<file path="flow/config.mk">
export PLATFORM = sky130hd
export DESIGN_NAME = top_module
export DESIGN_NICKNAME = top_module
export VERILOG_FILES = /design/flow/design.v
export SDC_FILE = /design/flow/constraint.sdc
export NUM_CORES = 4
export LEC_CHECK = 0
export CAP_MARGIN = 20
export CORE_MARGIN = 2
export CORE_UTILIZATION = 51
export CTS_CLUSTER_DIAMETER = 347
export SETUP_SLACK_MARGIN = 1.19
export SLEW_MARGIN = 20
</file>
<file path="flow/constraint.sdc">
create_clock -name core_clock -period 7.6 [get_ports {clk}]
set_input_delay 1.5200 -clock core_clock [delete_from_list [all_inputs] [get_ports {clk}]]
set_output_delay 1.5200 -clock core_clock [all_outputs]
set_load 0.01 [all_outputs]
</file>
<file path="flow/design.v">
module fixed_point_adder_signed (
    input  signed [31:0] a,  
    input  signed [31:0] b,  
    output signed [31:0] result,  
    output overflow  
);
    wire signed [32:0] sum;  
    assign sum = a + b;
    assign result = sum[31:0];
    assign overflow = (sum[32] != sum[31]);
endmodule
module one_adder(a,result);
    input [2:0] a;
    output [2:0] result;
    wire    [3:0] sum;
    assign sum = a + 1;
    assign result = sum[2:0];
endmodule
module comparator(a,b,result);
input[2:0] a,b;
output result;
assign result = (a==b)?1'b1:1'b0;
endmodule
module controller(clk, rst, start, ready, error, ov_flag, flush, load, controller_inuse);
    input   clk, rst, start, ready, error, ov_flag;
    output reg  flush, load, controller_inuse;
    reg[1:0] ns, ps;
always @(posedge clk, negedge rst) begin
    if (~rst) begin
        ps <= 2'b00;
    end
    else
        ps<= ns;
end
always @(*) begin
    if ((ps == 2'b01) && (error)) begin
        ns = 2'b00;
    end
    else begin
    case(ps)
        2'b00: ns = start ? 2'b01 : 2'b00;
        2'b01: ns = ready ? 2'b01 : 2'b01;
        2'b10: ns = 2'b01;
        default : ns = 2'b00;
    endcase
    end
end
always @(*) begin
    {flush, load, controller_inuse} = 0;
    case(ps)
        2'b00: ;
        2'b01: begin controller_inuse = 1; load= (ready) ? 1'b1: 1'b0; end
        2'b10: begin controller_inuse = 1; load=1; end
        default: ;
    endcase
end
endmodule
module input_reg #(parameter size = 32)(clk,rst,load,data_in,data_out);
input clk,rst,load;
input [size-1:0]data_in;
output reg [size-1:0]data_out;
always @(posedge clk, negedge rst) begin
    if(~rst)
        data_out<=0;
    else begin
        if (load) begin
            data_out<=data_in;
        end
        else begin
            data_out<=0;
        end
    end
end
endmodule
module fixed_point_multiplier_signed (
    input  signed [7:0] a, 
    input  signed [15:0] b, 
    output signed [23:0] result, 
    output reg ov
);
    wire signed [23:0] full_product;
    assign full_product = a * b;
    assign result = full_product;
    always @(*) begin
        if((full_product>1)||(full_product<(-1)))
            ov=1;
        else
            ov=0;
    end
endmodule
module fixed_point_multiplier_signed_coef (
    input  signed [23:0] a, 
    input  signed [7:0] b, 
    output signed [31:0] result, 
    output reg ov
);
    wire signed [31:0] full_product;
    assign full_product = a * b;
    assign result = full_product;
    always @(*) begin
        if((full_product>1)||(full_product<(-1)))
            ov=1;
        else
            ov=0;
    end
endmodule
module mux_2to1 #(parameter size = 32 ) (
    input  [size-1:0] in0, 
    input  [size-1:0] in1, 
    input        sel, 
    output [size-1:0] out  
);
    assign out = (sel) ? in1 : in0;
endmodule
module register #(parameter size = 32)(clk,rst,flush,data_in,data_out);
input clk,rst,flush;
input [size-1:0]data_in;
output reg [size-1:0]data_out;
always @(posedge clk, negedge rst) begin
    if(~rst)
        data_out<=0;
    else begin
        if (flush) begin
            data_out<=0;
        end
        else begin
            data_out<=data_in;
        end
    end
end
endmodule
module datapath ( clk, rst, flush, load, x, n, controller_inuse, result, valid, ready, ov_flag);
input       clk,rst,flush,load;
input   [7:0]x;
input   [2:0]n;
input        controller_inuse;
output  [31:0]result;
output       valid;
output       ready;
output       ov_flag;
wire loop_stage1, inuse_stage1, loop_back_stage1;
wire [2:0] level_stage1, per_stage1;
wire [7:0] x_stage1;
wire [15:0] x_power_stage1;
wire [31:0] sum_stage1;
wire loop_stage2, inuse_stage2, loop_back_stage2;
wire [2:0] level_stage2, per_stage2;
wire [7:0] x_stage2;
wire [15:0] x_power_stage2;
wire [31:0] sum_stage2;
wire loop_stage3, inuse_stage3, loop_back_stage3;
wire [2:0] level_stage3, per_stage3;
wire [7:0] x_stage3;
wire [15:0] x_power_stage3;
wire [31:0] sum_stage3;
wire loop_stage4, inuse_stage4, loop_back_stage4;
wire [2:0] level_stage4, per_stage4;
wire [7:0] x_stage4;
wire [15:0] x_power_stage4;
wire [31:0] sum_stage4;
wire loop_stage4_out, inuse_stage4_out, loop_back_stage4_out;
wire [2:0] level_stage4_out, per_stage4_out;
wire [7:0] x_stage4_out;
wire [15:0] x_power_stage4_out;
wire [31:0] sum_stage4_out;
wire [7:0] x_input;
wire [2:0] n_input;
wire [11:0] overflow;
wire flush;
wire controller_inuse_input;
input_reg #(12)ir (
      .clk(clk),
      .rst(rst),
      .load(load),
      .data_in({x,n,controller_inuse}),
      .data_out({x_input,n_input,controller_inuse_input})     
);
mux_2to1 #(32) mux_sum_in(
     .in0(32'b0), 
     .in1(sum_stage4_out), 
     .sel(loop_stage4_out), 
     .out(sum_stage1)
);
mux_2to1 #(8) mux_x_in(
     .in0(x_input), 
     .in1(x_stage4_out), 
     .sel(loop_stage4_out), 
     .out(x_stage1)
);
mux_2to1 #(16) mux_xpower_in(
     .in0(16'b1000_0000_0000_0000), 
     .in1(x_power_stage4_out), 
     .sel(loop_stage4_out), 
     .out(x_power_stage1)
);
assign loop_back_stage1 = (loop_stage4_out) ? loop_stage4_out :1'b0;
assign loop_stage1 = (loop_stage4_out) ? 1'b0 :
                     (n_input>3)?1'b1:1'b0;
assign level_stage1 = (loop_stage4_out) ? level_stage4_out : 3'b0;
assign per_stage1 = (loop_stage4_out) ? per_stage4_out : n_input;
assign inuse_stage1 = (loop_stage4_out) ? inuse_stage4_out : controller_inuse_input;
wire [23:0] mul1_out;
wire [31:0] mul2_out;
wire [7:0] mux1_out;
wire [31:0] adder1_out;
wire [2:0] level_stage1_plus;
wire cmp_stage1,cmp_stage1_out ,valid_stage1;
fixed_point_adder_signed adder1 (
      .a(sum_stage1), 
      .b(mul2_out),
      .result(adder1_out), 
      .overflow(overflow[0]) 
);
fixed_point_multiplier_signed mul1 (
      .a(x_stage1), 
      .b(x_power_stage1), 
      .result(mul1_out), 
      .ov(overflow[1])
);
fixed_point_multiplier_signed_coef mul2 (
      .a(mul1_out), 
      .b(mux1_out), 
      .result(mul2_out), 
      .ov(overflow[2])
);
mux_2to1 #(8) mux1(
     .in0(8'b01000000), 
     .in1(8'b00001101), 
     .sel(loop_back_stage1), 
     .out(mux1_out)
);
register #(66) reg1(
    .clk(clk),
    .rst(rst),
    .flush(flush),
    .data_in({loop_stage1, inuse_stage1, loop_back_stage1,level_stage1_plus, per_stage1,cmp_stage1,
                x_stage1, mul1_out[23:8], adder1_out}),
    .data_out({loop_stage2, inuse_stage2, loop_back_stage2,level_stage2, per_stage2,cmp_stage1_out,
                 x_stage2, x_power_stage2, sum_stage2})
);
one_adder o1(
    .a(level_stage1),
    .result(level_stage1_plus)
);
comparator comp1(
    .a(level_stage1),
    .b(per_stage1),
    .result(cmp_stage1)
);
assign valid_stage1 = cmp_stage1_out & inuse_stage2;
wire [23:0] mul3_out;
wire [31:0] mul4_out;
wire [7:0] mux2_out;
wire [31:0] adder2_out;
wire [2:0] level_stage2_plus;
wire cmp_stage2, cmp_stage2_out, valid_stage2;
fixed_point_adder_signed adder2 (
      .a(sum_stage2), 
      .b(mul4_out),
      .result(adder2_out), 
      .overflow(overflow[3]) 
);
fixed_point_multiplier_signed mul3 (
      .a(x_stage2), 
      .b(x_power_stage2), 
      .result(mul3_out), 
      .ov(overflow[4])
);
fixed_point_multiplier_signed_coef mul4 (
      .a(mul3_out), 
      .b(mux2_out), 
      .result(mul4_out), 
      .ov(overflow[5])
);
mux_2to1 #(8) mux2(
     .in0(8'b11100000), 
     .in1(8'b11110101), 
     .sel(loop_back_stage2), 
     .out(mux2_out)
);
register #(66) reg2(
    .clk(clk),
    .rst(rst),
    .flush(flush),
    .data_in({loop_stage2, inuse_stage2, loop_back_stage2,level_stage2_plus, per_stage2,cmp_stage2,
                x_stage2, mul3_out[23:8], adder2_out}),
    .data_out({loop_stage3, inuse_stage3, loop_back_stage3,level_stage3, per_stage3,cmp_stage2_out,
                 x_stage3, x_power_stage3, sum_stage3})
);
one_adder o2(
    .a(level_stage2),
    .result(level_stage2_plus)
);
comparator comp2(
    .a(level_stage2),
    .b(per_stage2),
    .result(cmp_stage2)
);
assign valid_stage2 = cmp_stage2_out & inuse_stage3;
wire [23:0] mul5_out;
wire [31:0] mul6_out;
wire [7:0] mux3_out;
wire [31:0] adder3_out;
wire [2:0] level_stage3_plus;
wire cmp_stage3, cmp_stage3_out, valid_stage3;
fixed_point_adder_signed adder3 (
      .a(sum_stage3), 
      .b(mul6_out),
      .result(adder3_out), 
      .overflow(overflow[6]) 
);
fixed_point_multiplier_signed mul5 (
      .a(x_stage3), 
      .b(x_power_stage3), 
      .result(mul5_out), 
      .ov(overflow[7])
);
fixed_point_multiplier_signed_coef mul6 (
      .a(mul5_out), 
      .b(mux3_out), 
      .result(mul6_out), 
      .ov(overflow[8])
);
mux_2to1  #(8)mux3(
     .in0(8'b00010101), 
     .in1(8'b00001001), 
     .sel(loop_back_stage3), 
     .out(mux3_out)
);
register #(66) reg3(
    .clk(clk),
    .rst(rst),
    .flush(flush),
    .data_in({loop_stage3, inuse_stage3, loop_back_stage3,level_stage3_plus, per_stage3, cmp_stage3,
                x_stage3, mul5_out[23:8], adder3_out}),
    .data_out({loop_stage4, inuse_stage4, loop_back_stage4,level_stage4, per_stage4,cmp_stage3_out,
                 x_stage4, x_power_stage4, sum_stage4})
);
one_adder o3(
    .a(level_stage3),
    .result(level_stage3_plus)
);
comparator comp3(
    .a(level_stage3),
    .b(per_stage3),
    .result(cmp_stage3)
);
assign valid_stage3 = cmp_stage3_out & inuse_stage4;
wire [23:0] mul7_out;
wire [31:0] mul8_out;
wire [7:0] mux4_out;
wire [31:0] adder4_out;
wire [2:0] level_stage4_plus;
wire cmp_stage4,cmp_stage4_out, valid_stage4;
fixed_point_adder_signed adder4 (
      .a(sum_stage4), 
      .b(mul8_out),
      .result(adder4_out), 
      .overflow(overflow[9]) 
);
fixed_point_multiplier_signed mul7 (
      .a(x_stage4), 
      .b(x_power_stage4), 
      .result(mul7_out), 
      .ov(overflow[10])
);
fixed_point_multiplier_signed_coef mul8 (
      .a(mul7_out), 
      .b(mux4_out), 
      .result(mul8_out), 
      .ov(overflow[11])
);
mux_2to1  #(8) mux4(
     .in0(8'b11110000), 
     .in1(8'b11111000), 
     .sel(loop_back_stage4), 
     .out(mux4_out)
);
register #(66) reg4(
    .clk(clk),
    .rst(rst),
    .flush(flush),
    .data_in({loop_stage4, inuse_stage4, loop_back_stage4,level_stage4_plus, per_stage4,cmp_stage4,
                x_stage4, mul7_out[23:8], adder4_out}),
    .data_out({loop_stage4_out, inuse_stage4_out, loop_back_stage4_out,level_stage4_out, per_stage4_out,cmp_stage4_out,
                 x_stage4_out, x_power_stage4_out, sum_stage4_out})
);
one_adder o4(
    .a(level_stage4),
    .result(level_stage4_plus)
);
comparator comp4(
    .a(level_stage4),
    .b(per_stage4),
    .result(cmp_stage4)
);
assign valid_stage4 = cmp_stage4_out & inuse_stage4_out;
assign ov_flag = (valid_stage1)? overflow[0] :
                 (valid_stage2)? overflow[3] :
                 (valid_stage3)? overflow[6] :
                 (valid_stage4)? overflow[9] : 0;
assign ready = ~loop_stage4;
assign valid = (valid_stage1)||(valid_stage2)||(valid_stage3)||(valid_stage4);
assign result = (valid_stage1)? sum_stage2 :
                (valid_stage2)? sum_stage3 :
                (valid_stage3)? sum_stage4 :
                (valid_stage4)? sum_stage4_out : 0;
endmodule
module top_module (
    clk,
    rst,
    X,
    n,
    start,
    Y,
    valid,
    ready,
    overflow,
    error
);
input clk, rst, start;
input [7:0] X;
input [2:0] n;
output valid, ready, overflow, error;
output [31:0] Y;
wire flush,load,controller_inuse;
assign error = 1'b0;
datapath dp( .clk(clk),
             .rst(rst),
             .flush(flush),
             .load(load),
             .x(X),
             .n(n), 
             .controller_inuse(controller_inuse), 
             .result(Y), 
             .valid(valid), 
             .ready(ready), 
             .ov_flag(overflow)
            );
controller ctrl( .clk(clk), 
                 .rst(rst), 
                 .start(start), 
                 .ready(ready), 
                 .error(error), 
                 .ov_flag(overflow), 
                 .flush(flush), 
                 .load(load), 
                 .controller_inuse(controller_inuse)
                );
endmodule
</file>
<file path="flow/run.sh">
#!/bin/bash
# the make line also repeats each setting of config.mk as NAME=value (left out here)
make -C /OpenROAD-flow-scripts/flow DESIGN_CONFIG=/design/flow/config.mk WORK_HOME=/design/flow/orfs CLKGATE_MAP_FILE= finish
</file>
==> notes.md, run 1 <==
Notes on the physical implementation.

- The launch point of the worst min-delay path is recorded as dp.reg2.data_out[65]$_DFF_PN0_.
- The total routing resource utilization after global routing is 28.85%, for reference.
- The maximum clock skew at final layout is 0.02399 ns, for reference.
- The die outline area is 0.08677 mm^2, for reference.
- The total of buffers placed on input and output ports is 48, for reference.
- The depth of the worst hold-timing path is 0, for reference.
- The async set-or-reset flop fraction in the synthesized netlist is 100.0%, for reference.
- The critical path startpoint category is a flip-flop, for reference.
- After detailed placement, the design holds a cell count of 6,476.
- Per the log, the first TritonRoute iteration ended with a DRC count of 1,681.
- CTS placed an instance of sky130_fd_sc_hd__clkbuf_16 at the clock tree root.
- STA puts the critical path data required time at 6.08 ns.
- The cell type of the slowest stage on the worst timing path is sky130_fd_sc_hd__dfrtp_4, for reference.
- TritonCTS built the clock tree.
- The final number of hold-violating endpoints is 0, for reference.
- The synthesized netlist devotes 8.444% of its cell area to compound gates.
- The number of routed nets with antenna violations is 0, for reference.
- Per the finish-stage timing summary, setup violations number 53.
- Yosys stat counts 4,546 cells in the synthesized netlist.
- The total count of max-transition violations in the final report is 0, for reference.
- The summed instance area of the synthesized netlist is 0.04306 mm^2, for reference.
- From left edge to right edge, the die measures 294.6 um.
- The maximum achievable frequency is 84.96 MHz, for reference.
- After synthesis, the cell types taking the most area are sky130_fd_sc_hd__fa_1 (30%), sky130_fd_sc_hd__ha_1 (17%), sky130_fd_sc_hd__dfrtp_1 (16%), sky130_fd_sc_hd__inv_1 (9.6%), sky130_fd_sc_hd__and2_1 (5.1%).
- The H-tree generated during clock tree synthesis spans 2 levels.
- For this run the detailed placement stage logged an HPWL of 98,410 um.
- The gate-level netlist out of Yosys references 77 unique cell types.
- Per the GRT congestion report, total overflow comes to 0.
- The transition time recorded at the tightest slew-check pin is 0.8553 ns.
- The final weighted congestion of routability-driven global placement is 0.9186, for reference.
- The run finished, with violations left.
- Summing over the stages, the warning tally comes to 32.
- Final hold analysis gives a worst-case slack of 0.3509 ns.
- Max fanout on the critical path was recorded as 5.
- The via count of the first global-routing pass is 35,410, for reference.
- Summing all multiplexer cells gives an area fraction of 0.4591%.
- The number of maximum-capacitance violations recorded for the run is 0.
- STA on the placed design reports a worst setup slack of -4.011 ns.
- The class of the tightest hold or removal check is flip-flop to flip-flop, for reference.
- The share of synthesized area in the top cell type comes to 29.85%.
- Counting instances in the post-synthesis netlist gives the leading cell types as sky130_fd_sc_hd__inv_1 (1,099), sky130_fd_sc_hd__fa_1 (642), sky130_fd_sc_hd__ha_1 (588), sky130_fd_sc_hd__and2_1 (349), sky130_fd_sc_hd__dfrtp_1 (276).
- The path depth of the worst reg2reg path is 46, for reference.
- The mean area per synthesized cell is 9.472 um^2, for reference.
- The clock drives 276 sinks.
- The initial antenna violation count is 4.
- Entering global routing, the biggest net connects 110 pins.
- The script reports the combined buffer and inverter count of the critical path as 13.
- The worst register-to-register path begins at dp.reg4.data_out[65]$_DFF_PN0_.
- OpenROAD reports that the post-layout worst path occupies 154.9% of the period.
- Of all cell types, the one taking the most synthesized area is sky130_fd_sc_hd__fa_1.
- The top-level I/O count is 50, for reference.
- Failing layout checks were recorded as negative setup slack.
- After the flow finishes, the layout carries non-filler instances totaling 6,667.
- The largest incremental delay on the critical path is 0.57 ns, for reference.
- The global-route wire length before repair is 194,000 um, for reference.
- The fraction of the mapped netlist area in simple logic gates is 12.65%, for reference.
- The slack of the worst reg-to-reg path is -1.59 ns, for reference.
- The number of remaining DRC errors is 0, for reference.
- Grouping non-sequential cells by family puts the most area in adder cells.
- The mean routed wirelength per cell is 18.16 um, for reference.
- Looking at the gate-level netlist, the highest instance count belongs to sky130_fd_sc_hd__inv_1.
- The endpoint type of the worst setup path is an output port, for reference.
- The maximum buffer depth of the clock tree is 3, for reference.
- The cell count along the critical path is 43, for reference.
- The worst pin sits at a relative slew slack of 42.98%.
- Clock latency on the worst-skew pair, taken at its later pin, is 0.57 ns.
- The critical path is of the flip-flop to output port type.
- Synthesis handed over a netlist of 4,546 instances.
- The standard cell core area is 0.08369 mm^2, for reference.
- Yosys printed 5 warnings.
- Per the synth log, the flip-flop and latch total comes to 276.
- Among cell families on the critical path, the largest total delay comes from adder cells.
- Before antenna repair, the detailed router went through 5 iterations.
- The report lists the number of standard-cell rows as 106.
- For reference, XOR and XNOR gates occupy 4.925% of the area reported after synthesis.
- The routed via count is 33,620, for reference.
- The net count of the finished layout is 6,748, for reference.
- The number of CTS-inserted buffers is 37, for reference.
- Per the synthesis report, the adder-cell share of the synthesized area is 46.94%.
- For hold timing, the worst endpoint is dp.reg3.data_out[65]$_DFF_PN0_.
- After synthesis, flip-flops and latches occupy 16.04% of the total area.
- The signal arrival time at the worst endpoint is 10.25 ns, for reference.
- The total detailed-routing wirelength is 121,100 um, for reference.
- The dominant synthesized flop cell is sky130_fd_sc_hd__dfrtp_1, for reference.
- The capture point of the worst register-to-register path is recorded as dp.reg1.data_out[28]$_DFF_PN0_.
- The floorplan step set the die height to 294.6 um.
- Setup repair after global routing could not meet its margin everywhere.
- The register clock-pin slew on the reported worst setup and hold paths is 0.06 ns, for reference.
- The post-route worst setup slack is -4.171 ns, for reference.
- The flow measured a signed area growth from synthesis to layout of 34.22%.
- The cell with the most instances on the worst path is sky130_fd_sc_hd__fa_1, for reference.
- The capture point of the critical path was reported as overflow.
- The final timing report derives a shortest allowable period of 11.77 ns.
- The initial standard-cell utilization of the core is 51.45%, for reference.
- The startpoint of the most critical setup path is dp.reg4.data_out[65]$_DFF_PN0_, for reference.
- The number of flops mapped to enable cells by yosys is 0, for reference.
- The ratio of routed vias to standard cells is 5.042, for reference.
- The post-synthesis chip area from yosys is 0.04306 mm^2, for reference.
[layout make-up]
| type | instances | area [um^2] |
|---|---|---|
| Multi-Input combinational cell | 3072 | 35630 |
| Fill cell | 6544 | 25900 |
| Timing Repair Buffer | 1013 | 8376 |
| Sequential cell | 276 | 6939 |
| Inverter | 1104 | 4155 |
| Tap cell | 1134 | 1419 |
| Clock buffer | 50 | 1067 |
| Clock inverter | 16 | 201.4 |
| Antenna cell | 2 | 5.005 |
[routing by layer]
| metal | up-vias | track usage, % | part of all wire [%] |
|---|---|---|---|
| li1 | 16080 | - | - |
| met1 | 16740 | 39.41 | 44 |
| met2 | 637 | 48.72 | 48 |
| met3 | 164 | 2.375 | 3.7 |
| met4 | 0 | 9.333 | 3.9 |
| met5 | - | 0 | 0 |
[metrics by stage]
step                setup TNS, ns  area [um^2]  util [%]
finish                     -41.67        57790     69.06
global placement           -50.55        52440     62.66
detailed placement         -55.35        52440     62.66
global route               -57.94        57790     69.05
floorplan                  -11.14        44730         -
CTS                        -39.39        56550     67.57
[repair_timing]
item | in CTS | in global routing
pin swaps | 289 | 168
hold buffers | 0 | 0
setup buffers | 77 | 39
cloned | 6 | 1
gates resized | 435 | 183
endpoints found under the setup margin | 93 | 96
==> inputs of run 2 (changes only) <==
Settings changed: CORE_UTILIZATION 51 to 40, CTS_CLUSTER_DIAMETER 347 to default, SETUP_SLACK_MARGIN 1.19 to default.
Clock period 7.6 ns to 18.0 ns, I/O delays scaled along.
==> notes.md, run 2 <==
Notes on the physical implementation.

- The part of the cycle the worst path needs is 90.63% (-64 points), for reference.
- The count of instances resized after the clock tree is built came to 0 (-100%).
- Ranked by instance count, the synthesized netlist is headed by sky130_fd_sc_hd__inv_1 (1,099), sky130_fd_sc_hd__fa_1 (642), sky130_fd_sc_hd__ha_1 (588), sky130_fd_sc_hd__and2_1 (349), sky130_fd_sc_hd__dfrtp_1 (276).
- The sequential area share after synthesis is 16.04% (unchanged), for reference.
- The worst hold slack across all endpoints is 0.3407 ns (-0.01023 ns).
- The mean routed wirelength per cell is 17.82 um (-1.9%), for reference.
- The number of instances in the synthesized netlist was 4,546 (unchanged).
- The routed length on met1 is 49,500 um (-7.2%), for reference.
- The top routing layer in use is met4, for reference.
- Subtracting the final worst setup slack from the clock period gives 16.31 ns.
- The total routing resource utilization after global routing is 20.10% (-8.7 points), for reference.
- Per the synth stats, the flop cell with the highest instance count is sky130_fd_sc_hd__dfrtp_1.
- The standard cell core area came to 0.1069 mm^2 (+28%).
- The final setup violation count is 0 (-100%), for reference.
- The flow ran to the end and the layout has no timing, DRC or antenna violations.
- The via count of the first global-routing pass is 30,720 (-13%), for reference.
- The cell type with the largest total area is sky130_fd_sc_hd__fa_1, for reference.
- The deepest level of the CTS H-tree is 2 (unchanged).
- The pre-CTS worst setup slack came to 2.412 ns (+6.422 ns).
- The initial antenna violation count is 4 (unchanged), for reference.
- The maximum clock skew at final layout is 0.04920 ns (+0.02521 ns), for reference.
- The portion of synthesized cell area occupied by the leading cell type came to 29.85% (unchanged).
- The depth of the worst hold-timing path is 0 (unchanged).
- The area growth from synthesis to layout is 7.866%.
- The class of the tightest hold or removal check is flip-flop to flip-flop, for reference.
- The tightest slew margin relative to the limit was 28.79% (-14 points).
- The worst setup path endpoint is overflow, for reference.
- The critical path is of the flip-flop to output port type.
- The async set-or-reset flop fraction in the synthesized netlist was 100.0% (unchanged).
- The number of remaining DRC errors is 0 (unchanged).
- The number of CTS-inserted buffers is 39 (+5.4%), for reference.
- The biggest fanout along the worst timing path is 76 (+71), for reference.
- The mean area per synthesized cell was 9.472 um^2 (unchanged).
- The critical path startpoint category is a flip-flop, for reference.
- The register clock-pin slew on the reported worst setup and hold paths was 0.07 ns (about the same).
- The die extent in y is 332.1 um (+13%), for reference.
- The cell with the most instances on the worst path is sky130_fd_sc_hd__fa_1, for reference.
- The global-route wire length before repair is 173,500 um (-11%), for reference.
- The post-route worst setup slack is 1.687 ns (+5.857 ns), for reference.
- The final number of hold-violating endpoints came to 0 (unchanged).
- The fraction of the mapped netlist area in simple logic gates was 12.65% (unchanged).
- The total number of warnings across the stage logs is 26 (-19%), for reference.
- The ratio of routed vias to standard cells is 4.987 (-1.1%), for reference.
- The number of flops mapped to enable cells by yosys was 0 (unchanged).
- Clock tree synthesis selected as its root buffer the cell sky130_fd_sc_hd__clkbuf_16.
- The latest clock arrival within the worst-skew pair is 0.61 ns (+0.04 ns), for reference.
- The slack of the worst reg-to-reg path is 7.06 ns (+8.65 ns), for reference.
- The summed instance area of the synthesized netlist is 0.04306 mm^2 (unchanged).
- The cell type of the slowest stage on the worst timing path is sky130_fd_sc_hd__dfrtp_4, for reference.
- The row count was 120 (+13%).
- The count of buffering cells on the critical path with inverters included came to 7 (-6).
- The end of the worst register-to-register path is dp.reg1.data_out[31]$_DFF_PN0_, for reference.
- The top-level I/O count is 50 (unchanged), for reference.
- The die extent in x is 332.1 um (+13%), for reference.
- The initial standard-cell utilization of the core came to 40.28% (-11 points).
- Setup repair after global routing left no endpoint under its margin.
- The total detailed-routing wirelength came to 106,800 um (-12%).
- The endpoint type of the worst setup path is an output port, for reference.
- The routed wire length on met3 is 4353 um (-2.9%), for reference.
- The maximum number of pins on one net before global-route repair is 97 (-12%), for reference.
- The number of buffers inserted by post-CTS setup repair is 0 (-100%), for reference.
- The number of synthesis warnings was 5 (unchanged).
- The total of max-cap violations is 0 (unchanged), for reference.
- The largest incremental delay on the critical path is 0.80 ns (+0.23 ns), for reference.
- The startpoint of the most critical setup path is dp.reg4.data_out[65]$_DFF_PN0_, for reference.
- Per STA, the worst path accumulates the most delay in the family adder cells.
- The adder-cell share of the synthesized area was 46.94% (unchanged).
- The flip-flop and latch count after synthesis came to 276 (unchanged).
- The number of routed nets with antenna violations is 0 (unchanged), for reference.
- By area, the combinational part of the netlist is dominated by adder cells.
- The launch point of the worst min-delay path is recorded as dp.reg2.data_out[65]$_DFF_PN0_.
- The slew at the pin with the worst max-slew slack was 1.065 ns (+0.2093 ns).
- The multiplexer share of the synthesized area came to 0.4591% (unchanged).
- The die outline area is 0.1103 mm^2 (+27%), for reference.
- The count of antenna diodes in the layout is 0 (-2), for reference.
- The total count of max-transition violations in the final report came to 0 (unchanged).
- The detailed-placement wirelength estimate is 89,050 um (-9.5%), for reference.
- The area share of xor/xnor cells in the synthesized design is 4.925% (unchanged), for reference.
- The data required time of the worst path came to 14.40 ns (+8.32 ns).
- Based on the critical path, the design can be clocked at up to 61.30 MHz.
- The total overflow reported by the global router was 0 (unchanged).
- The total negative setup slack was 0 ns (+41.67 ns).
- The cell count in the Yosys report is 4,546 (unchanged).
- The clock sink total is 276 (unchanged), for reference.
- The routed via count is 29,890 (-11%), for reference.
- The maximum buffer depth of the clock tree was 3 (unchanged).
- The final weighted congestion of routability-driven global placement is 0.8777 (-4.5%), for reference.
- The path depth of the worst reg2reg path came to 33 (-28%).
- The area share of and-or/or-and cells after synthesis was 8.444% (unchanged).
- The total of buffers placed on input and output ports is 48 (unchanged), for reference.
- TritonCTS built the clock tree.
- The worst flop-to-flop path startpoint is dp.reg4.data_out[65]$_DFF_PN0_, for reference.
- The filler cell count in the final layout is 10,500 (+60%), for reference.
- The number of distinct library cells after synthesis is 77 (unchanged), for reference.
- The post-synthesis chip area from yosys came to 0.04306 mm^2 (unchanged).
- The net count of the finished layout came to 5,806 (-14%).
- The met2 layer wire length in the routed design was 49,730 um (-15%).
- sky130_fd_sc_hd__inv_1 is the most common cell in the netlist.
- The cell count along the critical path is 38 (-12%), for reference.
- STA shows the worst min-delay path finishing at dp.reg3.data_out[65]$_DFF_PN0_.
- The detailed-routing iteration count for the pre-antenna-repair pass came to 5 (unchanged).
- The signal arrival time at the worst endpoint is 12.71 ns (+2.46 ns), for reference.
- The count of hold-fix buffers inserted at cts came to 0 (unchanged).
- By area the synthesized netlist is led by sky130_fd_sc_hd__fa_1 (30%), sky130_fd_sc_hd__ha_1 (17%), sky130_fd_sc_hd__dfrtp_1 (16%), sky130_fd_sc_hd__inv_1 (9.6%), sky130_fd_sc_hd__and2_1 (5.1%).
- The number of DRC markers in iteration 0 is 2,026 (+21%).
[run 2: final cells by class]
| type | count | area [um^2] | share of cell area (%) |
|---|---|---|---|
| clock inverter | 26 | 295.3 | 0.6358 |
| sequential | 276 | 6910 | 14.88 |
| multi-input combinational | 3072 | 31650 | 68.15 |
| timing repair buffer | 69 | 643.1 | 1.385 |
| inverter | 1104 | 4144 | 8.922 |
| clock buffer | 44 | 1045 | 2.249 |
| tap | 1403 | 1755 | 3.780 |
[run 2: through the flow]
stage | std cells | area [um^2] | utilization (%)
after floorplan | 4555 | 43090 | -
after global placement | 5924 | 45100 | 42.19
after detailed placement | 5924 | 45100 | 42.19
after CTS | 5994 | 46440 | 43.45
after global routing | 5994 | 46440 | 43.45
final | 5994 | 46440 | 43.45
[run 2: layer usage]
layer / vias up / track usage [%]
li1: 14200 / -
met2: 632 / 32.44
met3: 133 / 2.078
met4: 0 / 5.803
met1: 14930 / 28.60
met5: - / 0
==> inputs of run 3 (changes only) <==
Settings changed: CORE_UTILIZATION 40 to 70, CTS_CLUSTER_SIZE from default to 37.
Clock period 18.0 ns to 12.3 ns, I/O delays scaled along.
==> notes.md, run 3 <==
Notes on the physical implementation.

- In this run the worst setup path begins at dp.reg4.data_out[53]$_DFF_PN0_.
- The worst setup path is captured at an output port.
- met2 is the most crowded layer.
- The count of buffering cells on the critical path with inverters included is 12 (+5), for reference.
- The cell at the root of the clock tree is sky130_fd_sc_hd__clkbuf_16, for reference.
- The initial antenna violation count is 2 (-2), for reference.
- The sink of the worst hold path is dp.reg2.data_out[65]$_DFF_PN0_, for reference.
- The fraction of the mapped netlist area in simple logic gates is 12.65% (unchanged), for reference.
- The path depth of the worst reg2reg path came to 37 (+12%).
- The die extent in x is 252.0 um (-24%).
- The latest clock arrival within the worst-skew pair was 0.58 ns (-0.03 ns).
- The slack of the worst reg-to-reg path was 2.78 ns (-4.28 ns).
- The deepest level of the CTS H-tree is 2 (unchanged), for reference.
- The depth of the worst hold-timing path was 0 (unchanged).
- The number of CTS-inserted buffers is 38 (-2.6%), for reference.
- Among all stages on the critical path, the largest delay is contributed by sky130_fd_sc_hd__fa_1.
- The worst setup path endpoint is overflow, for reference.
- On the critical path the largest part of the delay comes from adder cells.
- The standard cell core area is 0.06058 mm^2 (-43%), for reference.
- The count of hold-fix buffers inserted at cts is 0 (unchanged), for reference.
- The slew at the pin with the worst max-slew slack is 1.019 ns (-0.04604 ns), for reference.
- The die extent in y came to 252.0 um (-24%).
- The post-synthesis chip area from yosys was 0.04306 mm^2 (unchanged).
- The async set-or-reset flop fraction in the synthesized netlist is 100.0% (unchanged), for reference.
- The number of distinct library cells after synthesis is 77 (unchanged), for reference.
- The via count of the first global-routing pass came to 34,640 (+13%).
- The net count of the finished layout is 6,255 (+7.7%), for reference.
- The final number of hold-violating endpoints came to 0 (unchanged).
- The startpoint of the worst hold path is dp.reg1.data_out[65]$_DFF_PN0_, for reference.
- The summed instance area of the synthesized netlist is 0.04306 mm^2 (unchanged).
- The final weighted congestion of routability-driven global placement was 0.9536 (+8.6%).
- The maximum number of pins on one net before global-route repair is 73 (-25%), for reference.
- The biggest fanout along the worst timing path is 12 (-84%), for reference.
- The maximum clock skew at final layout is 0.02691 ns (-0.02229 ns), for reference.
- The TritonCTS clock tree is built, for reference.
- The sequential area share after synthesis is 16.04% (unchanged).
- The number of flops mapped to enable cells by yosys came to 0 (unchanged).
- The most common cell in the synthesized netlist is sky130_fd_sc_hd__inv_1.
- The initial standard-cell utilization of the core came to 71.07% (+31 points).
- The capture point of the worst register-to-register path is recorded as dp.reg1.data_out[26]$_DFF_PN0_.
- The flip-flop and latch count after synthesis was 276 (unchanged).
- The total overflow reported by the global router came to 0 (unchanged).
- The area share of xor/xnor cells in the synthesized design was 4.925% (unchanged).
- The total of max-cap violations is 0 (unchanged), for reference.
- The worst flop-to-flop path startpoint is dp.reg4.data_out[53]$_DFF_PN0_, for reference.
- The mean routed wirelength per cell is 19.48 um (+9.3%), for reference.
- The filler cell count in the final layout is 3,903 (-63%), for reference.
- The area share of and-or/or-and cells after synthesis is 8.444% (unchanged), for reference.
- The met3 layer usage reported by global route is 5.643% (+3.6 points).
- The total of buffers placed on input and output ports is 48 (unchanged), for reference.
- The synthesis-to-layout area growth is 16.04%, for reference.
- The detailed-routing iteration count for the pre-antenna-repair pass was 5 (unchanged).
- The number of DRC markers in iteration 0 is 2,288 (+13%).
- The global-route wire length before repair is 183,100 um (+5.5%).
- The top-level I/O count is 50 (unchanged), for reference.
- The tightest slew margin relative to the limit is 32.10% (+3.3 points), for reference.
- The final setup violation count is 1 (+1), for reference.
- The worst path in the final design needs a cycle of 12.72 ns, including I/O delays and setup.
- The met1 global-route usage is 49.92% (+21 points), for reference.
- The cell count in the Yosys report is 4,546 (unchanged), for reference.
- The cell count along the critical path is 41 (+7.9%), for reference.
- The multiplexer share of the synthesized area is 0.4591% (unchanged), for reference.
- The class of the tightest hold or removal check is flip-flop to flip-flop, for reference.
- Sorting the synthesized cells by how often they occur yields sky130_fd_sc_hd__inv_1 (1,099), sky130_fd_sc_hd__fa_1 (642), sky130_fd_sc_hd__ha_1 (588), sky130_fd_sc_hd__and2_1 (349), sky130_fd_sc_hd__dfrtp_1 (276).
- The global routing met2 resource utilization is 59.93% (+27 points).
- The post-route worst setup slack is -0.4242 ns (-2.111 ns), for reference.
- The number of synthesis warnings was 5 (unchanged).
- The portion of synthesized cell area occupied by the leading cell type is 29.85% (unchanged), for reference.
- The synthesis report lists the most area-consuming cells as sky130_fd_sc_hd__fa_1 (30%), sky130_fd_sc_hd__ha_1 (17%), sky130_fd_sc_hd__dfrtp_1 (16%), sky130_fd_sc_hd__inv_1 (9.6%), sky130_fd_sc_hd__and2_1 (5.1%).
- The adder-cell share of the synthesized area is 46.94% (unchanged).
- The register clock-pin slew on the reported worst setup and hold paths came to 0.06 ns (about the same).
- The row count is 90 (-25%), for reference.
- The number of remaining DRC errors is 0 (unchanged), for reference.
- A clean result was blocked by negative setup slack.
- The largest incremental delay on the critical path is 0.57 ns (-0.23 ns), for reference.
- The flow ran to the end, but the layout failed its checks.
- The clock sink total is 276 (unchanged).
- The part of the cycle the worst path needs is 103.4% (+13 points), for reference.
- The number of routed nets with antenna violations is 0 (unchanged), for reference.
- The mean area per synthesized cell is 9.472 um^2 (unchanged), for reference.
- The maximum buffer depth of the clock tree is 3 (unchanged), for reference.
- The pre-CTS worst setup slack is -0.6433 ns (-3.055 ns), for reference.
- The critical path startpoint category is a flip-flop, for reference.
- The signal arrival time at the worst endpoint was 10.26 ns (-2.45 ns).
- The die outline area is 0.06351 mm^2 (-42%), for reference.
- The total routing resource utilization after global routing came to 37.23% (+17 points).
- The number of instances in the synthesized netlist came to 4,546 (unchanged).
- The cell with the most instances on the worst path is sky130_fd_sc_hd__fa_1, for reference.
- The worst hold slack across all endpoints is 0.3540 ns (+0.01327 ns), for reference.
- Setup repair after global routing could not meet its margin everywhere.
- The detailed-placement wirelength estimate came to 90,930 um (+2.1%).
- The total count of max-transition violations in the final report is 0 (unchanged), for reference.
- The total number of warnings across the stage logs is 30 (+15%).
- The data required time of the worst path is 9.84 ns (-4.56 ns), for reference.
- The total detailed-routing wirelength is 113,400 um (+6.2%), for reference.
- Among all flip-flop cells after synthesis, the most frequent one is sky130_fd_sc_hd__dfrtp_1.
- The cell type with the largest total area is sky130_fd_sc_hd__fa_1, for reference.
- The dominant kind of combinational cell is adder cells, for reference.
- Based on the critical path, the design can be clocked at up to 78.59 MHz.
- The critical path in this run is classified as flip-flop to output port.
- The ratio of routed vias to standard cells came to 5.645 (+13%).
- The routed via count was 32,870 (+10%).
[run 3: layout make-up]
type | instances | area [um^2] | share of cell area [%]
multi-input combinational | 3072 | 32450 | 64.95
sequential | 276 | 6938 | 13.89
timing repair buffer | 519 | 4155 | 8.317
inverter | 1104 | 4144 | 8.294
clock buffer | 44 | 1003 | 2.008
tap | 782 | 978.4 | 1.958
clock inverter | 25 | 292.8 | 0.5860
antenna | 1 | 2.502 | 0.005009
[run 3: through the flow]
stage / TNS (ns) / instances / utilization, % / instance area [um^2]
after floorplan: 0 / 4555 / - / 43100
after global placement: -0.3877 / 5703 / 78.14 / 47340
after detailed placement: -0.6433 / 5703 / 78.14 / 47340
after CTS: -0.4058 / 5797 / 80.94 / 49040
after global routing: -0.7614 / 5822 / 82.47 / 49960
final: -0.4242 / 5823 / 82.47 / 49960
[run 3: routing by layer]
layer / wire [um] / part of all wire, %
met1: 45980 / 41
met2: 53300 / 47
met5: 16 / 0.014
met4: 6474 / 5.7
met3: 7658 / 6.8
[run 3: what timing repair did]
item	CTS	global route
gates resized	58	152
gates cloned	0	1
endpoints found under the setup margin	1	1
setup buffers	25	24
pin swaps	29	92
hold endpoints to repair	0	0
==> inputs of run 4 (changes only) <==
Settings changed: CELL_PAD_IN_SITES_DETAIL_PLACEMENT from default to 1, CORE_ASPECT_RATIO from default to 1.68, CORE_MARGIN 2 to 9, CORE_UTILIZATION 70 to 22, CTS_CLUSTER_SIZE 37 to 53, GPL_TIMING_DRIVEN from default to 0, HOLD_SLACK_MARGIN from default to -0.08, PLACE_DENSITY_LB_ADDON from default to 0.02, SETUP_SLACK_MARGIN from default to 0.93, TNS_END_PERCENT from default to 25.
Clock period 12.3 ns to 13.4 ns, I/O delays scaled along.
==> notes.md, run 4 <==
Notes on the physical implementation.

- The die extent in x came to 359.3 um (+43%).
- The fraction of the mapped netlist area in simple logic gates was 12.65% (unchanged).
- The ratio of routed vias to standard cells came to 4.257 (-25%).
- The post-synthesis chip area from yosys is 0.04306 mm^2 (unchanged), for reference.
- The data required time of the worst path came to 10.72 ns (+0.88 ns).
- The summed instance area of the synthesized netlist is 0.04306 mm^2 (unchanged), for reference.
- Sorting the synthesized cells by how often they occur yields sky130_fd_sc_hd__inv_1 (1,099), sky130_fd_sc_hd__fa_1 (642), sky130_fd_sc_hd__ha_1 (588), sky130_fd_sc_hd__and2_1 (349), sky130_fd_sc_hd__dfrtp_1 (276).
- Looking at area per cell type in the netlist, the leader is sky130_fd_sc_hd__fa_1.
- The total instance count after detailed placement is 7,159 (+26%), for reference.
- The kind of critical path is flip-flop to output port, for reference.
- The worst register-to-register path begins at dp.reg2.data_out[55]$_DFF_PN0_.
- The slack of the worst reg-to-reg path came to 3.44 ns (+0.66 ns).
- The largest incremental delay on the critical path is 0.56 ns (about the same), for reference.
- The adder-cell share of the synthesized area is 46.94% (unchanged), for reference.
- The flow ran to the end, but the layout failed its checks.
- The area share of xor/xnor cells in the synthesized design came to 4.925% (unchanged).
- The total routing resource utilization after global routing is 17.12% (-20 points), for reference.
- The maximum clock skew at final layout is 0.04536 ns (+0.01846 ns), for reference.
- The number of instances in the synthesized netlist was 4,546 (unchanged).
- The die outline area is 0.2125 mm^2 (+230%), for reference.
- The sequential area share after synthesis is 16.04% (unchanged).
- The cell sitting at the root of the clock tree is a sky130_fd_sc_hd__clkbuf_16.
- The via count of the first global-routing pass is 36,910 (+6.6%).
- The startpoint of the most critical setup path is dp.reg4.data_out[65]$_DFF_PN0_, for reference.
- The row count is 210 (+130%), for reference.
- The worst setup path endpoint is overflow, for reference.
- The flip-flop and latch count after synthesis was 276 (unchanged).
- The deepest level of the CTS H-tree came to 2 (unchanged).
- The cell count in the Yosys report came to 4,546 (unchanged).
- The register clock-pin slew on the reported worst setup and hold paths is 0.07 ns (about the same), for reference.
- The number of synthesis warnings was 5 (unchanged).
- The depth of the worst hold-timing path is 0 (unchanged).
- The top-level I/O count was 50 (unchanged).
- The number of routed nets with antenna violations was 0 (unchanged).
- The total count of max-transition violations in the final report is 0 (unchanged), for reference.
- The total number of warnings across the stage logs is 28 (-6.7%), for reference.
- The post-place instance area was 0.04715 mm^2 (-0.39%).
- The most numerous cell type found on the critical path is sky130_fd_sc_hd__fa_1.
- Setup repair after global routing could not meet its margin everywhere.
- The detailed-routing iteration count for the pre-antenna-repair pass was 5 (unchanged).
- The area share of and-or/or-and cells after synthesis is 8.444% (unchanged), for reference.
- The total overflow reported by the global router is 0 (unchanged), for reference.
- The multiplexer share of the synthesized area is 0.4591% (unchanged), for reference.
- The kind of cell adding the most delay to the critical path is adder cells, for reference.
- The number of standard cells in the layout, taps in and fillers out is 7,337 (+26%), for reference.
- The path depth of the worst reg2reg path is 34 (-8.1%), for reference.
- The worst setup path is captured at an output port.
- The final setup violation count was 1 (unchanged).
- The clock sink total is 276 (unchanged), for reference.
- The final period demand of the worst path is 13.65 ns, for reference.
- The routed via count is 31,240 (-5.0%).
- The final non-filler cell area is 0.05065 mm^2 (+1.4%), for reference.
- The most frequently used cell type in the post-synthesis netlist is sky130_fd_sc_hd__inv_1, for reference.
- The portion of synthesized cell area occupied by the leading cell type is 29.85% (unchanged).
- The number of CTS-inserted buffers came to 38 (unchanged).
- The count of buffering cells on the critical path with inverters included came to 14 (+2).
- In this run the critical register-to-register path is captured at dp.reg3.data_out[30]$_DFF_PN0_.
- The count of hold-fix buffers inserted at cts is 0 (unchanged), for reference.
- After synthesis, the cell types taking the most area are sky130_fd_sc_hd__fa_1 (30%), sky130_fd_sc_hd__ha_1 (17%), sky130_fd_sc_hd__dfrtp_1 (16%), sky130_fd_sc_hd__inv_1 (9.6%), sky130_fd_sc_hd__and2_1 (5.1%).
- The post-route worst setup slack was -0.2456 ns (+0.1786 ns).
- The slew at the pin with the worst max-slew slack is 1.074 ns (+0.05520 ns), for reference.
- The total detailed-routing wirelength is 180,100 um (+59%), for reference.
- The signal arrival time at the worst endpoint is 10.97 ns (+0.71 ns), for reference.
- Based on the critical path, the design can be clocked at up to 73.28 MHz.
- The class of the tightest hold or removal check is flip-flop to flip-flop, for reference.
- The number of DRC markers in iteration 0 is 871 (-62%), for reference.
- The mean area per synthesized cell is 9.472 um^2 (unchanged), for reference.
- The async set-or-reset flop fraction in the synthesized netlist is 100.0% (unchanged), for reference.
- The TritonCTS clock tree is built, for reference.
- The sink of the worst hold path is dp.reg2.data_out[65]$_DFF_PN0_, for reference.
- The latest clock arrival within the worst-skew pair is 0.64 ns (+0.06 ns), for reference.
- The global-route wire length before repair was 263,900 um (+44%).
- The final number of hold-violating endpoints is 0 (unchanged).
- The biggest fanout along the worst timing path is 7 (-5), for reference.
- Among the non-sequential cells, adder cells take the most area.
- The initial antenna violation count is 17 (+15), for reference.
- The cell type of the slowest stage on the worst timing path is sky130_fd_sc_hd__fa_1, for reference.
- The net count of the finished layout came to 5,976 (-4.5%).
- The initial standard-cell utilization of the core is 22.11% (-49 points), for reference.
- The final weighted congestion of routability-driven global placement is 0.7987 (-16%), for reference.
- The synthesis-to-layout area growth is 17.63%, for reference.
- The part of the cycle the worst path needs is 101.8% (-1.6 points), for reference.
- The maximum buffer depth of the clock tree is 3 (unchanged).
- The pre-CTS worst setup slack is -3.400 ns (-2.757 ns).
- The startpoint of the worst hold path is dp.reg1.data_out[65]$_DFF_PN0_, for reference.
- The detailed-placement wirelength estimate is 156,000 um (+72%), for reference.
- The critical path startpoint category is a flip-flop, for reference.
- The number of flops mapped to enable cells by yosys was 0 (unchanged).
- The standard cell core area is 0.1947 mm^2 (+220%), for reference.
- The dominant synthesized flop cell is sky130_fd_sc_hd__dfrtp_1, for reference.
- The tightest slew margin relative to the limit is 27.90% (-4.2 points), for reference.
- The total of max-cap violations was 0 (unchanged).
- The die extent in y is 591.4 um (+130%).
- The report lists the violated layout checks as negative setup slack.
- The cell count along the critical path is 44 (+7.3%), for reference.
- The total of buffers placed on input and output ports is 48 (unchanged).
- The maximum number of pins on one net before global-route repair is 81 (+11%), for reference.
- The mean routed wirelength per cell came to 24.55 um (+26%).
- The number of remaining DRC errors is 0 (unchanged), for reference.
- The number of distinct library cells after synthesis is 77 (unchanged), for reference.
==> run 4: through the flow <==
step	util (%)	hold WS [ns]	setup TNS (ns)
detailed placement	24.22	0.3396	-3.400
global placement	24.02	0.3332	-1535.84
finish	26.01	0.3518	-0.2456
global route	26.01	0.3538	-0.6740
CTS	25.93	0.3530	-0.3609
floorplan	-	0.3312	0
==> run 4: area by class of cell <==
class,count,area [um^2]
diodes,34,85.08
plain buffers,103,721.9
clock buffers,46,1052
clock inverters,21,250.2
fillers,22320,144100
inverters,1104,4155
multi-input cells,3072,32960
flip-flops and latches,276,6945
well taps,2544,3183
repair buffers,137,1292
==> run 4: what timing repair did <==
item | in CTS | in global routing
buffers inserted | 76 | 1
gates resized | 326 | 12
setup endpoints to repair | 4 | 1
pin swaps | 78 | 11
==> run 4: per-layer routing <==
metal / track usage (%) / routed length [um]
met3: 1.045 / 2370
met5: 0 / 0
met4: 3.865 / 4378
met1: 18.12 / 66660
met2: 36.07 / 106700
==> inputs of run 5 (changes only) <==
Settings changed: CORE_ASPECT_RATIO 1.68 to default, CORE_MARGIN 9 to 2, CORE_UTILIZATION 22 to 40, CTS_CLUSTER_SIZE 53 to default, GPL_TIMING_DRIVEN 0 to default, HOLD_SLACK_MARGIN -0.08 to default, MAX_ROUTING_LAYER from default to met5, MIN_ROUTING_LAYER from default to met2, PLACE_DENSITY_LB_ADDON 0.02 to default, SETUP_SLACK_MARGIN 0.93 to default, SLEW_MARGIN 20 to 25, TNS_END_PERCENT 25 to default.
Clock period 13.4 ns to 16.8 ns, I/O delays scaled along.
==> notes.md, run 5 <==
Notes on the physical implementation.

- The post-synthesis chip area from yosys came to 0.04306 mm^2 (unchanged).
- The number of synthesis warnings is 5 (unchanged), for reference.
- The detailed-routing iteration count for the pre-antenna-repair pass is 7 (+2), for reference.
- The signal arrival time at the worst endpoint is 12.91 ns (+1.94 ns), for reference.
- The number of distinct library cells after synthesis came to 77 (unchanged).
- The die extent in y is 332.1 um (-44%), for reference.
- The number of standard cells in the layout, taps in and fillers out is 6,009 (-18%), for reference.
- The clock sink total is 276 (unchanged), for reference.
- The total of max-cap violations is 0 (unchanged).
- The maximum buffer depth of the clock tree is 3 (unchanged), for reference.
- The die extent in x is 332.1 um (-7.6%), for reference.
- Looking at the gate-level netlist, the highest instance count belongs to sky130_fd_sc_hd__inv_1.
- The total negative setup slack came to 0 ns (+0.2456 ns).
- The top-level I/O count is 50 (unchanged).
- Looking at the reg2reg group, the worst path starts from dp.reg1.data_out[51]$_DFF_PN0_.
- The startpoint of the most critical setup path is dp.reg1.data_out[51]$_DFF_PN0_, for reference.
- The final setup violation count is 0 (-1).
- The maximum achievable frequency is 61.47 MHz, for reference.
- Sorting the synthesized cells by area gives the leading types as sky130_fd_sc_hd__fa_1 (30%), sky130_fd_sc_hd__ha_1 (17%), sky130_fd_sc_hd__dfrtp_1 (16%), sky130_fd_sc_hd__inv_1 (9.6%), sky130_fd_sc_hd__and2_1 (5.1%).
- The tightest slew margin relative to the limit came to 23.30% (-4.6 points).
- After detailed routing, no signal wire sits above met5.
- The summed instance area of the synthesized netlist came to 0.04306 mm^2 (unchanged).
- The total area of multi-input combinational cells is 0.03168 mm^2 (-3.9%), for reference.
- Setup repair after global routing left no endpoint under its margin.
- The number of CTS-inserted buffers is 38 (unchanged).
- The worst hold slack across all endpoints is 0.3466 ns (-0.005141 ns), for reference.
- The number of remaining DRC errors is 0 (unchanged), for reference.
- The total count of max-transition violations in the final report is 0 (unchanged), for reference.
- The mean area per synthesized cell is 9.472 um^2 (unchanged), for reference.
- The total of buffers placed on input and output ports was 48 (unchanged).
- The multiplexer share of the synthesized area came to 0.4591% (unchanged).
- The startpoint of the worst hold path is dp.reg1.data_out[65]$_DFF_PN0_, for reference.
- The total number of warnings across the stage logs is 27 (-3.6%), for reference.
- The path depth of the worst reg2reg path is 35 (+2.9%), for reference.
- Ranked by instance count, the synthesized netlist is headed by sky130_fd_sc_hd__inv_1 (1,099), sky130_fd_sc_hd__fa_1 (642), sky130_fd_sc_hd__ha_1 (588), sky130_fd_sc_hd__and2_1 (349), sky130_fd_sc_hd__dfrtp_1 (276).
- The row count is 120 (-43%), for reference.
- The mean routed wirelength per cell is 21.00 um (-14%), for reference.
- The final non-filler cell area came to 0.04653 mm^2 (-8.1%).
- The flip-flop and latch count after synthesis is 276 (unchanged), for reference.
- The portion of synthesized cell area occupied by the leading cell type came to 29.85% (unchanged).
- The sequential cell area is 0.006912 mm^2 (-0.49%).
- The worst setup path endpoint is overflow, for reference.
- The run finished with no timing, DRC or antenna violations.
- The dominant kind of combinational cell is adder cells, for reference.
- The slew at the pin with the worst max-slew slack is 1.151 ns (+0.07679 ns), for reference.
- The die outline area came to 0.1103 mm^2 (-48%).
- The critical path startpoint category is a flip-flop, for reference.
- The detailed-placement wirelength estimate is 99,690 um (-36%), for reference.
- The synthesis-to-layout area growth is 8.064%, for reference.
- The total overflow reported by the global router came to 0 (unchanged).
- The routed via count is 42,720 (+37%), for reference.
- The ratio of routed vias to standard cells was 7.109 (+67%).
- The data required time of the worst path came to 13.44 ns (+2.72 ns).
- The routed length on met1 is 0 um (-100%), for reference.
- The via count of the first global-routing pass was 51,940 (+41%).
- The number of routed nets with antenna violations is 0 (unchanged).
- The slack of the worst reg-to-reg path came to 5.52 ns (+2.08 ns).
- The net count of the finished layout is 5,802 (-2.9%), for reference.
- The cell with the most instances on the worst path is sky130_fd_sc_hd__fa_1, for reference.
- The deepest level of the CTS H-tree is 2 (unchanged), for reference.
- The total routing resource utilization after global routing came to 34.62% (+17 points).
- The final number of hold-violating endpoints came to 0 (unchanged).
- The final period demand of the worst path is 16.27 ns, for reference.
- The utilization of the core after routing was 43.53% (+18 points).
- The initial antenna violation count came to 2 (-15).
- The adder-cell share of the synthesized area was 46.94% (unchanged).
- The biggest fanout along the worst timing path is 17 (+10), for reference.
- The async set-or-reset flop fraction in the synthesized netlist is 100.0% (unchanged), for reference.
- The dominant synthesized flop cell is sky130_fd_sc_hd__dfrtp_1, for reference.
- The cell at the root of the clock tree is sky130_fd_sc_hd__clkbuf_16, for reference.
- The number of DRC markers in iteration 0 is 5,930 (+580%), for reference.
- The cell count in the Yosys report is 4,546 (unchanged).
- The latest clock arrival within the worst-skew pair is 0.62 ns (-0.02 ns).
- The initial standard-cell utilization of the core is 40.28% (+18 points), for reference.
- The area share of xor/xnor cells in the synthesized design is 4.925% (unchanged), for reference.
- The standard cell core area was 0.1069 mm^2 (-45%).
- The total instance count after detailed placement came to 5,919 (-17%).
- The part of the cycle the worst path needs is 96.83% (-5.0 points).
- The filler cell count in the final layout is 12,300 (-45%), for reference.
- The end of the worst register-to-register path is dp.reg2.data_out[29]$_DFF_PN0_, for reference.
- The register clock-pin slew on the reported worst setup and hold paths is 0.06 ns (about the same), for reference.
- The worst hold path terminates at dp.reg2.data_out[65]$_DFF_PN0_.
- The maximum number of pins on one net before global-route repair was 111 (+37%).
- The count of buffering cells on the critical path with inverters included is 6 (-8), for reference.
- The fraction of the mapped netlist area in simple logic gates is 12.65% (unchanged), for reference.
- The number of flops mapped to enable cells by yosys came to 0 (unchanged).
- The kind of critical path is flip-flop to output port, for reference.
- The total detailed-routing wirelength is 126,200 um (-30%).
- The routed wire length on met3 came to 50,600 um (+2000%).
- Among cell families on the critical path, the largest total delay comes from adder cells.
- The cell count along the critical path is 38 (-14%), for reference.
- The final weighted congestion of routability-driven global placement is 0.9935 (+24%), for reference.
- The maximum clock skew at final layout is 0.03608 ns (-0.009285 ns).
- The area share of and-or/or-and cells after synthesis is 8.444% (unchanged), for reference.
- The depth of the worst hold-timing path is 0 (unchanged), for reference.
- The number of instances in the synthesized netlist is 4,546 (unchanged), for reference.
- The sequential area share after synthesis is 16.04% (unchanged), for reference.
- The cell type with the largest total area is sky130_fd_sc_hd__fa_1, for reference.
- The post-place instance area is 0.04507 mm^2 (-4.4%), for reference.
- The met2 layer wire length in the routed design is 63,240 um (-41%), for reference.
- The class of the tightest hold or removal check is flip-flop to flip-flop, for reference.
- The global-route wire length before repair was 199,200 um (-25%).
- STA classifies the critical path endpoint as an output port.
- The largest incremental delay on the critical path is 1.09 ns (+0.53 ns).
- TritonCTS built the clock tree.
- The critical path's slowest stage uses the library cell sky130_fd_sc_hd__dfrtp_1.
-- run 5: cell type report --
| type | instances | share of cell area, % |
|---|---|---|
| timing repair buffer | 66 | 1.412 |
| clock buffer | 53 | 2.382 |
| clock inverter | 14 | 0.4787 |
| tap | 1403 | 3.773 |
| inverter | 1104 | 8.906 |
| multi-input combinational | 3072 | 68.08 |
| sequential | 276 | 14.85 |
| antenna | 21 | 0.1129 |
-- run 5: timing repair --
| action | in CTS | in global routing |
|---|---|---|
| hold buffers | 0 | 0 |
| resized | 0 | 1 |
| setup buffers | 0 | 1 |
| setup endpoints to repair | 0 | 1 |
-- run 5: per-layer routing --
| metal | up-vias | global-route usage, % |
|---|---|---|
| li1 | 14110 | - |
| met1 | 15780 | - |
| met4 | 49 | 5.513 |
| met2 | 11710 | 41.00 |
| met5 | - | 12.46 |
| met3 | 1073 | 46.79 |
-- run 5: metrics by stage --
step	setup slack, ns
2_1_floorplan	3.526
3_3_place_gp	1.668
3_5_place_dp	1.143
4_1_cts	0.4153
5_1_grt	0.02974
6_report	0.5327
==> inputs of run 6 (changes only) <==
Settings changed: ABC_AREA from default to 1, CORE_MARGIN 2 to 9, CORE_UTILIZATION 40 to 59, CTS_CLUSTER_DIAMETER from default to 303, CTS_CLUSTER_SIZE from default to 11, GPL_ROUTABILITY_DRIVEN from default to 0, MAX_ROUTING_LAYER met5 to met4, SLEW_MARGIN 25 to 20, TNS_END_PERCENT from default to 30.
Clock period 16.8 ns to 8.0 ns, I/O delays scaled along.
==> notes.md, run 6 <==
Summary of the current implementation state.

- After synthesis, the cell types taking the most area are sky130_fd_sc_hd__fa_1 (28%), sky130_fd_sc_hd__ha_1 (16%), sky130_fd_sc_hd__dfrtp_1 (15%), sky130_fd_sc_hd__inv_1 (14%), sky130_fd_sc_hd__nand2_1 (7.6%).
- The mean area per synthesized cell is 8.092 um^2 (-15%).
- The post-synthesis chip area from yosys was 0.04511 mm^2 (+4.8%).
- The most frequently used cell type in the post-synthesis netlist is sky130_fd_sc_hd__inv_1, for reference.
- The die extent in x is 294.5 um (-11%), for reference.
- The largest total area in the synthesized netlist belongs to sky130_fd_sc_hd__fa_1.
- The total of buffers placed on input and output ports is 48 (unchanged).
- The fraction of the mapped netlist area in simple logic gates came to 13.68% (+1.0 points).
- After synthesis, the most frequently instantiated cells are sky130_fd_sc_hd__inv_1 (1,628), sky130_fd_sc_hd__nand2_1 (915), sky130_fd_sc_hd__fa_1 (642), sky130_fd_sc_hd__ha_1 (588), sky130_fd_sc_hd__nor2_1 (406).
- The portion of synthesized cell area occupied by the leading cell type came to 28.49% (-1.4 points).
- The row count is 100 (-17%), for reference.
- The flip-flop and latch count after synthesis is 276 (unchanged), for reference.
- The sequential area share after synthesis is 15.31% (-0.73 points), for reference.
- The dominant kind of combinational cell is adder cells, for reference.
- The die extent in y came to 294.5 um (-11%).
- The number of distinct library cells after synthesis is 58 (-25%), for reference.
- The initial standard-cell utilization of the core is 60.09% (+20 points).
- The area share of and-or/or-and cells after synthesis is 6.859% (-1.6 points), for reference.
- The summed instance area of the synthesized netlist came to 0.04511 mm^2 (+4.8%).
- The area share of xor/xnor cells in the synthesized design was 4.377% (-0.55 points).
- The adder-cell share of the synthesized area is 44.80% (-2.1 points), for reference.
- The multiplexer share of the synthesized area was 0% (-0.46 points).
- The cell count in the Yosys report is 5,575 (+23%), for reference.
- The number of flops mapped to enable cells by yosys came to 0 (unchanged).
- The flow halted during detailed placement.
- The first error in the log reads "[ERROR DPL-0033] detailed placement checks failed during check placement".
- The die outline area came to 0.08674 mm^2 (-21%).
- The top-level I/O count is 50 (unchanged).
- The flow did not finish.
- The synthesis report names the predominant flop master as sky130_fd_sc_hd__dfrtp_1.
- The async set-or-reset flop fraction in the synthesized netlist is 100.0% (unchanged), for reference.
- The number of instances in the synthesized netlist is 5,575 (+23%), for reference.
- The number of synthesis warnings was 5 (unchanged).
- The standard cell core area is 0.07507 mm^2 (-30%).
==> run 6: per-stage QoR <==
step	TNS (ns)	hold WS (ns)	setup slack (ns)
3_3_place_gp	-10.48	0.3457	-2.620
2_1_floorplan	-1.302	0.3312	-1.302
